// ALU
module ALU (
    input  logic clk,
    input  logic rst_n,
    input  logic [5:0] alu_op,
    input  logic word,
    input  logic [15:0] a,
    input  logic [15:0] b,
    input  logic cf_in,
    input  logic [4:0] shift_cnt,
    output logic [15:0] result
);
    logic [15:0] a_in, b_in;
    parameter ADD = 6'b000000;
    parameter SUB = 6'b000001;
    parameter CMP = 6'b000010;
    parameter INC = 6'b000011;
    parameter DEC = 6'b000100;
    parameter NEG = 6'b000101;
    parameter AND = 6'b000110;
    parameter OR = 6'b000111;
    parameter XOR = 6'b001000;
    parameter NOT = 6'b001001;
    parameter TEST = 6'b001010;
    parameter SHL = 6'b001011;
    parameter SHR = 6'b001100;
    parameter SAR = 6'b001101;
    parameter ROL = 6'b001110;
    parameter ROR = 6'b001111;
    parameter RCL = 6'b010000;
    parameter RCR = 6'b010001;
    parameter MUL = 6'b010010;
    parameter IMUL = 6'b010011;
    parameter DIV = 6'b010100;
    parameter IDIV = 6'b010101;
    always @(posedge clk or negedge rst_n) begin
        if (!rst_n) begin
            a_in <= 0;
            b_in <= 0;
        end else begin
            case(alu_op)
                ADD: begin
                    result <= a + b;
                end
                SUB: begin
                    result <= a - b;
                end
                CMP: begin
                    result <= a - b;
                end
                INC: begin
                    result <= a + 1;
                end
                DEC: begin
                    result <= a - 1;
                end
                NEG: begin
                    result <= 0 - a;
                end
                AND: begin
                    result <= a & b;
                end
                OR: begin
                    result <= a | b;
                end
                XOR: begin
  ...
Settings: LEC_CHECK=0, ABC_AREA=1, CAP_MARGIN=20, CORE_ASPECT_RATIO=0.92, CORE_MARGIN=2, CORE_UTILIZATION=72, CTS_CLUSTER_DIAMETER=219, CTS_CLUSTER_SIZE=83, GPL_TIMING_DRIVEN=1, MAX_ROUTING_LAYER=met5, PLACE_DENSITY=0.35, SETUP_SLACK_MARGIN=2.92, SLEW_MARGIN=20; clock period 29.6 ns.
run.sh (not shown) runs the stock make flow with config.mk's settings and CLKGATE_MAP_FILE=.
The first run failed in global routing.
Then changed:
==> flow/config.mk (replaced) <==
export PLATFORM = sky130hd
export DESIGN_NAME = ALU
export DESIGN_NICKNAME = ALU
export VERILOG_FILES = /design/flow/design.v
export SDC_FILE = /design/flow/constraint.sdc
export NUM_CORES = 4
export LEC_CHECK = 0
export CAP_MARGIN = 20
export CORE_ASPECT_RATIO = 0.79
export CORE_MARGIN = 2
export CORE_UTILIZATION = 36
export CTS_CLUSTER_SIZE = 83
export GPL_TIMING_DRIVEN = 1
export MAX_ROUTING_LAYER = met5
export SLEW_MARGIN = 20
==> flow/constraint.sdc (replaced) <==
create_clock -name core_clock -period 69.8 [get_ports {clk}]
set_input_delay 13.9600 -clock core_clock [delete_from_list [all_inputs] [get_ports {clk}]]
set_output_delay 13.9600 -clock core_clock [all_outputs]
set_load 0.01 [all_outputs]
This time the run finished with timing, DRC and antenna clean. Area after synthesis came out lower by 1.2%. Die area came out higher by 95%. Synthesized cell count drops by 15%.


ALU again, from the RTL that the note above started with.
clock: 100.0 ns
lec_check: 0
abc_area: 1
cap_margin: 20
cell_pad_in_sites_detail_placement: 1
cell_pad_in_sites_global_placement: 1
core_aspect_ratio: 0.5
core_margin: 2
core_utilization: 29
cts_cluster_diameter: 397
cts_cluster_size: 98
gpl_routability_driven: 0
hold_slack_margin: -0.06
place_density_lb_addon: 0.19
slew_margin: 5
tns_end_percent: 40
The baseline went through all stages and came out clean.
Change:
--- a/flow/config.mk
+++ b/flow/config.mk
@@ -10,2 +10 @@
-export CELL_PAD_IN_SITES_DETAIL_PLACEMENT = 1
-export CELL_PAD_IN_SITES_GLOBAL_PLACEMENT = 1
+export CELL_PAD_IN_SITES_GLOBAL_PLACEMENT = 3
@@ -20 +19 @@
-export SLEW_MARGIN = 5
+export SLEW_MARGIN = 20
Worst setup slack gains 0.082 ns.
Total power hardly moves.
Via count shrinks by about 2.7%.


## run A
Starting RTL as in the previous note.
export LEC_CHECK = 0
export CAP_MARGIN = 20
export CELL_PAD_IN_SITES_GLOBAL_PLACEMENT = 3
export CORE_MARGIN = 2
export CORE_UTILIZATION = 40
export CTS_CLUSTER_DIAMETER = 399
export CTS_CLUSTER_SIZE = 100
export SLEW_MARGIN = 20
create_clock -name core_clock -period 100.0 [get_ports {clk}]
Modified inputs, run B compared to run A
--- a/flow/config.mk
+++ b/flow/config.mk
@@ -9 +9 @@
-export CELL_PAD_IN_SITES_GLOBAL_PLACEMENT = 3
+export CORE_ASPECT_RATIO = 0.5
@@ -11,3 +11,2 @@
-export CORE_UTILIZATION = 40
-export CTS_CLUSTER_DIAMETER = 399
-export CTS_CLUSTER_SIZE = 100
+export CORE_UTILIZATION = 67
+export CTS_CLUSTER_SIZE = 10
--- outcome ---
Taking run A as the reference point, the area growth from synthesis to final layout of run B falls by 2.2 points.
Run B vs. run A: utilization went up by 29 points.
Post-route cell area down 2.0% in run B wrt run A
Setup WNS run A -> run B: worse
Comparing run A with run B, the clock network power share came out essentially unchanged.
Via count of the first global-routing pass: run A vs run B — no meaningful difference
Diff run A -> run B: fraction of met3 tracks used by global routing up 11 points, share of power burned in combinational logic roughly the same, final-layout worst hold slack saw a decrease.
diff inputs: run B => run C
--- a/flow/config.mk
+++ b/flow/config.mk
@@ -8,0 +9 @@
+export CELL_PAD_IN_SITES_GLOBAL_PLACEMENT = 2
@@ -11,2 +12,4 @@
-export CORE_UTILIZATION = 67
-export CTS_CLUSTER_SIZE = 10
+export CORE_UTILIZATION = 29
+export CTS_CLUSTER_DIAMETER = 397
+export CTS_CLUSTER_SIZE = 98
+export HOLD_SLACK_MARGIN = -0.06
--- outcome ---
On part of the power in combinational logic: between run C and run B, it ends up lower for run B. Re layout clock buffer count: no difference whatsoever between run B and run C. Run C against run B: final cell area excluding filler cells now larger, total wire length now larger, fmax now larger, final-layout clock-cell area share comparable. Total power, run C and run B, lower one = run B.
## Diff of input files: run D against run C
--- a/flow/config.mk
+++ b/flow/config.mk
@@ -9,2 +9,2 @@
-export CELL_PAD_IN_SITES_GLOBAL_PLACEMENT = 2
-export CORE_ASPECT_RATIO = 0.5
+export CELL_PAD_IN_SITES_GLOBAL_PLACEMENT = 1
+export CORE_ASPECT_RATIO = 0.57
@@ -12,4 +12 @@
-export CORE_UTILIZATION = 29
-export CTS_CLUSTER_DIAMETER = 397
-export CTS_CLUSTER_SIZE = 98
-export HOLD_SLACK_MARGIN = -0.06
+export CORE_UTILIZATION = 40
--- outcome ---
Comparing run C with run D, the static leakage came out essentially unchanged.
Post-layout net count of run D is on par with run C.
Clock share of power was lower in the run labelled run D.
When run D is set beside run C, its standard cell area after detailed placement turns out to be 270 µm² smaller.
Run C consumes less power than run D.
Note that the amount of wire on met2 after detailed routing recorded for run C amounts to 1.3 times the value seen in run D.
The die width in run D was lower than what run C gave.
In run D the setup slack turned out 0.80 ns lower than in run C.
Relative to run C, worst-margin pin slew has decreased by 0.082 ns in run D.
Sort run D and run C by clock power asc -> top: run D
Summary: half-perimeter wire length after placement, run D better than run C
Setup changes, run D to run E
--- a/flow/config.mk
+++ b/flow/config.mk
@@ -9,2 +8,0 @@
-export CELL_PAD_IN_SITES_GLOBAL_PLACEMENT = 1
-export CORE_ASPECT_RATIO = 0.57
@@ -12 +10 @@
-export CORE_UTILIZATION = 40
+export CORE_UTILIZATION = 57
==> flow/constraint.sdc <==
create_clock -name core_clock -period 34.3 [get_ports {clk}]
set_input_delay 6.8600 -clock core_clock [delete_from_list [all_inputs] [get_ports {clk}]]
set_output_delay 6.8600 -clock core_clock [all_outputs]
set_load 0.01 [all_outputs]
Run E ends up with a share of total power in sequential cells that is 0.3 points higher than in run D. Basic-gate share of the synthesized area counting and, or, nand and nor cells: run D vs run E identical. Looking at most crowded layer after global routing, the met1 result is from run D; the met2 one comes from run E. Run E reports a higher proportion of power drawn by the clock network than run D does.
Changes in run F relative to run E:
--- a/flow/config.mk
+++ b/flow/config.mk
@@ -7,0 +8 @@
+export ABC_AREA = 1
@@ -10 +11,2 @@
-export CORE_UTILIZATION = 57
+export CORE_UTILIZATION = 52
+export PLACE_DENSITY = 0.42
==> flow/constraint.sdc <==
create_clock -name core_clock -period 46.3 [get_ports {clk}]
set_input_delay 9.2600 -clock core_clock [delete_from_list [all_inputs] [get_ports {clk}]]
set_output_delay 9.2600 -clock core_clock [all_outputs]
set_load 0.01 [all_outputs]
Findings:
In the flow results for run E and run F, the proportion of power drawn by the clock network is smaller on run E.
From run E to run F the numbers moved as follows: last weighted congestion value of the routability-driven placer went up by 0.014, residual antenna-violating net count after detailed routing was more or less identical, sequential share of cell area went up by 0.16 points, global-route usage went down by 6.8 points.
Run E ended up with adder cells as its combinational family with the most area after synthesis; run F ended up with simple AND/OR/NAND/NOR gates.


## alpha
The RTL this note starts from:
==> flow/design.v <==
`timescale 1ns/1ns
module ALU (
    input  logic clk,
    input  logic rst_n,
    input  logic [5:0] alu_op,
    input  logic word,
    input  logic [15:0] a,
    input  logic [15:0] b,
    input  logic cf_in,
    input  logic [4:0] shift_cnt,
    output logic [15:0] result
);
    logic [15:0] a_in, b_in;
    parameter ADD = 6'b000000;
    parameter SUB = 6'b000001;
    parameter CMP = 6'b000010;
    parameter INC = 6'b000011;
    parameter DEC = 6'b000100;
    parameter NEG = 6'b000101;
    parameter AND = 6'b000110;
    parameter OR = 6'b000111;
    parameter XOR = 6'b001000;
    parameter NOT = 6'b001001;
    parameter TEST = 6'b001010;
    parameter SHL = 6'b001011;
    parameter SHR = 6'b001100;
    parameter SAR = 6'b001101;
    parameter ROL = 6'b001110;
    parameter ROR = 6'b001111;
    parameter RCL = 6'b010000;
    parameter RCR = 6'b010001;
    parameter MUL = 6'b010010;
    parameter IMUL = 6'b010011;
    parameter DIV = 6'b010100;
    parameter IDIV = 6'b010101;
    always @(posedge clk or negedge rst_n) begin
        if (!rst_n) begin
            a_in <= 0;
            b_in <= 0;
        end else begin
            case(alu_op)
                ADD: begin
                    result <= a + b;
                end
                SUB: begin
                    result <= a - b;
                end
                CMP: begin
                    result <= a - b;
                end
                INC: begin
                    result <= a + 1;
                end
                DEC: begin
                    result <= a - 1;
                end
                NEG: begin
                    result <= 0 - a;
                end
                AND: begin
                    result <= a & b;
                end
                OR: begin
                    result <= a | b;
                end
                XOR: begin
                    result <= a ^ b;
                end
                NOT: begin
                    result <= ~a;
                end
                TEST: begin
                    result <= a & b;
                end
                SHL: begin
                    result <= a << shift_cnt;
                end
                SHR: begin
                    result <= a >> shift_cnt;
                end
                SAR: begin
                    result <= a >>> shift_cnt;
                end
                ROL: begin
                    result <= {a[15:0], a[15:0]};
                end
                ROR: begin
                    result <= {a[0], a[15:1]};
                end
                RCL: begin
                    result <= {a[15:0], cf_in};
                end
                RCR: begin
                    result <= {cf_in, a[15:0]};
                end
                MUL: begin
                    result <= a * b;    
                end
                IMUL: begin
                    result <= a * b;    
                end
                DIV: begin
                    result <= (b == 16'd0) ? 16'hFFFF : a / b;
                end
                IDIV: begin
                    result <= (b == 16'd0) ? 16'hFFFF : a / b;
                end
            endcase
        end
    end
endmodule
clock: 31.5 ns
lec_check: 0
abc_area: 1
cap_margin: 40
cell_pad_in_sites_detail_placement: 2
cell_pad_in_sites_global_placement: 1
core_aspect_ratio: 0.99
core_margin: 2
core_utilization: 40
cts_cluster_diameter: 188
gpl_timing_driven: 1
hold_slack_margin: 0.18
max_routing_layer: met4
min_routing_layer: met2
setup_slack_margin: 5.0
slew_margin: 20
alpha got as far as clock tree synthesis (4_1_cts), where a tool error ended the run.
Changes in beta relative to alpha:
Settings: a change of CAP_MARGIN from 40 to 20; a deleted CELL_PAD_IN_SITES_GLOBAL_PLACEMENT that had been 1; a deleted HOLD_SLACK_MARGIN that had been 0.18; a deleted MIN_ROUTING_LAYER that had been met2; an added CTS_CLUSTER_SIZE of 98; a deleted MAX_ROUTING_LAYER that had been met4; a deleted CELL_PAD_IN_SITES_DETAIL_PLACEMENT that had been 2; a deleted CTS_CLUSTER_DIAMETER that had been 188; a deleted CORE_ASPECT_RATIO that had been 0.99; a deleted SETUP_SLACK_MARGIN that had been 5.0; a change of CORE_UTILIZATION from 40 to 56; a deleted GPL_TIMING_DRIVEN that had been 1; a change of the clock period (ns, I/O delays scaled along) from 31.5 to 30.4.
### Flow results
- Across alpha and beta, a clean result was obtained everywhere but in alpha.
- The log for alpha ends in clock tree synthesis (4_1_cts) with error DPL-0033, so the run never completed.
- Die area went down by more than a quarter going from alpha to beta.
- beta against alpha: worst slack after detailed placement climbed 1.65 ns, core region area decreased by about 30% relative to the old numbers.
- Diff alpha -> beta: synthesized area per cell shows no meaningful change, vertical die dimension shows a reduction of about 15%, count of standard-cell rows shows a reduction of 15%.
- Post-synthesis sequential element count came out exactly the same in beta and alpha.
- Reported for beta and alpha, cell count after synthesis turned out identical to the last digit.
Here is what was changed in the inputs of gamma compared with beta.
Settings: putting TNS_END_PERCENT at 5 where nothing was set; clearing ABC_AREA, which used to be 1; clearing CTS_CLUSTER_SIZE, which used to be 98; swapping 56 for 63 in CORE_UTILIZATION; swapping 30.4 for 29.3 in the clock period (ns, I/O delays scaled along).
Findings:
Adder and majority cell fraction of the synthesized area (gamma over beta): increase, 0.35 points
Taking beta as the reference, in gamma area of the chip dropped 12%, compound-cell area share of the yosys netlist has increased, total cell area reported by yosys after synthesis shows a reduction of about 1.2%, final estimated routing congestion in global placement went down 0.027.
gamma terminated abnormally: global routing (5_1_grt) reported GRT-0232.
Number of buffers inserted by post-CTS setup repair (higher): gamma
Relative to beta, the die extent in y of gamma is lower by about 6%.
Area of the core region: gamma vs beta down 11%


try-xenon:
RTL: the design.v shown in full above, as it stands there.
==> flow/config.mk <==
export PLATFORM = sky130hd
export DESIGN_NAME = ALU
export DESIGN_NICKNAME = ALU
export VERILOG_FILES = /design/flow/design.v
export SDC_FILE = /design/flow/constraint.sdc
export NUM_CORES = 4
export LEC_CHECK = 0
export ABC_AREA = 0
export CAP_MARGIN = 20
export CORE_ASPECT_RATIO = 0.92
export CORE_MARGIN = 2
export CORE_UTILIZATION = 72
export CTS_CLUSTER_DIAMETER = 219
export CTS_CLUSTER_SIZE = 83
export GPL_TIMING_DRIVEN = 1
export MAX_ROUTING_LAYER = met5
export SETUP_SLACK_MARGIN = 4.3
export SLEW_MARGIN = 20
==> flow/constraint.sdc <==
create_clock -name core_clock -period 31.2 [get_ports {clk}]
set_input_delay 6.2400 -clock core_clock [delete_from_list [all_inputs] [get_ports {clk}]]
set_output_delay 6.2400 -clock core_clock [all_outputs]
set_load 0.01 [all_outputs]
try-xenon never completed; the flow aborted with a tool error in global routing (5_1_grt).
The following lists how try-cedar was set up differently from try-xenon:
==> flow/config.mk <==
export PLATFORM = sky130hd
export DESIGN_NAME = ALU
export DESIGN_NICKNAME = ALU
export VERILOG_FILES = /design/flow/design.v
export SDC_FILE = /design/flow/constraint.sdc
export NUM_CORES = 4
export LEC_CHECK = 0
export CAP_MARGIN = 20
export CORE_MARGIN = 2
export CORE_UTILIZATION = 68
export SETUP_SLACK_MARGIN = -2.0
export SLEW_MARGIN = 20
==> flow/constraint.sdc <==
create_clock -name core_clock -period 29.3 [get_ports {clk}]
set_input_delay 5.8600 -clock core_clock [delete_from_list [all_inputs] [get_ports {clk}]]
set_output_delay 5.8600 -clock core_clock [all_outputs]
set_load 0.01 [all_outputs]
==> comparison <==
- As the logs show, try-cedar stopped at global routing (5_1_grt) after a tool error, so it never reached the end of the flow.
- Compared try-cedar against try-xenon; number of synthesized flops with an enable pin within noise.
- Instance count after placement with tap cells included of try-cedar exceeds that of try-xenon by more than 10%.
- Summary of try-cedar over try-xenon: standard cell core area went up, horizontal die dimension lower, placer congestion estimate increased about 5%, effective utilization at floorplan has decreased, synthesized-area fraction occupied by ao, oa, aoi and oai cells level.
- Changes observed in try-cedar relative to try-xenon: worst slack at placement fell by 2630 ps, floorplan die area has increased, post-detailed-placement half-perimeter wirelength went up.
What try-delta does differently from try-cedar at the input level:
-- flow/config.mk --
<<< try-cedar, line 11
>>> try-delta, line 11
export CTS_CLUSTER_DIAMETER = 344
<<< try-cedar, line 13
>>> try-delta, line 14
export TNS_END_PERCENT = 5
- try-delta: it failed during global routing (5_1_grt), and the tool reported GRT-0232.
- Number of H-tree branching levels: try-delta vs try-cedar identical
- Compared try-cedar against try-delta; placer's final routability congestion estimate within noise.
- Cell count after placement: try-cedar vs try-delta identical
- Area of the mapped netlist came out exactly the same in try-cedar and try-delta.
- Status: floorplan row count parity (try-cedar, try-delta)
#### Input delta (try-pepper over try-delta)
-- flow/config.mk --
<<< try-delta, line 8
>>> try-pepper, line 8
export ABC_AREA = 1
<<< try-delta, line 10
export CORE_UTILIZATION = 68
export CTS_CLUSTER_DIAMETER = 344
export SETUP_SLACK_MARGIN = -2.0
>>> try-pepper, line 11
export CORE_UTILIZATION = 58
export HOLD_SLACK_MARGIN = 0.29
==> flow/constraint.sdc <==
create_clock -name core_clock -period 56.3 [get_ports {clk}]
set_input_delay 11.2600 -clock core_clock [delete_from_list [all_inputs] [get_ports {clk}]]
set_output_delay 11.2600 -clock core_clock [all_outputs]
set_load 0.01 [all_outputs]
## What came out
- Taking try-delta as the reference, in try-pepper number of gates resized after CTS went down 25, post-placement worst setup slack went up 20,000 ps, area of the core region went up 0.0042 sq mm, synthesized area went up 1.2%, number of different library cells in the post-synthesis netlist went down about 26%.
- try-pepper did not stop at any stage, and its layout met the timing, DRC and antenna checks.
- Overall die height: try-delta and try-pepper compared, lower one is try-delta
- try-pepper vs. try-delta: initial core utilization fell by 10 points; count of mapped cells out of synthesis rose by about 18%; total cell area reported by yosys after synthesis rose by about 1.2%.
- try-delta -> try-pepper: weighted congestion at the end of routability-driven global placement decreased by more than 10%
- Against try-delta as the reference, try-pepper delivers a higher die area.
> inputs changed (try-pepper -> try-violet)
-- flow/config.mk --
<<< try-pepper, line 8
export ABC_AREA = 1
>>> try-violet, line 8
<<< try-pepper, line 11
export CORE_UTILIZATION = 58
export HOLD_SLACK_MARGIN = 0.29
>>> try-violet, line 10
export CORE_UTILIZATION = 40
<<< try-pepper, line 14
export TNS_END_PERCENT = 5
>>> try-violet, line 12
==> flow/constraint.sdc <==
create_clock -name core_clock -period 52.8 [get_ports {clk}]
set_input_delay 10.5600 -clock core_clock [delete_from_list [all_inputs] [get_ports {clk}]]
set_output_delay 10.5600 -clock core_clock [all_outputs]
set_load 0.01 [all_outputs]
Results
In try-violet, the combinational share of cell area came out 4.2 points above the value in try-pepper.
a[1] as the critical path launch point was reported by try-pepper, and b[15] by try-violet.
The areal power density over the cells reported for try-violet is greater than that of try-pepper by about 20%.
The routed wire length per instance of try-violet is higher than that of try-pepper.
No activity file was given, so power comes from the tool's default toggle rates.
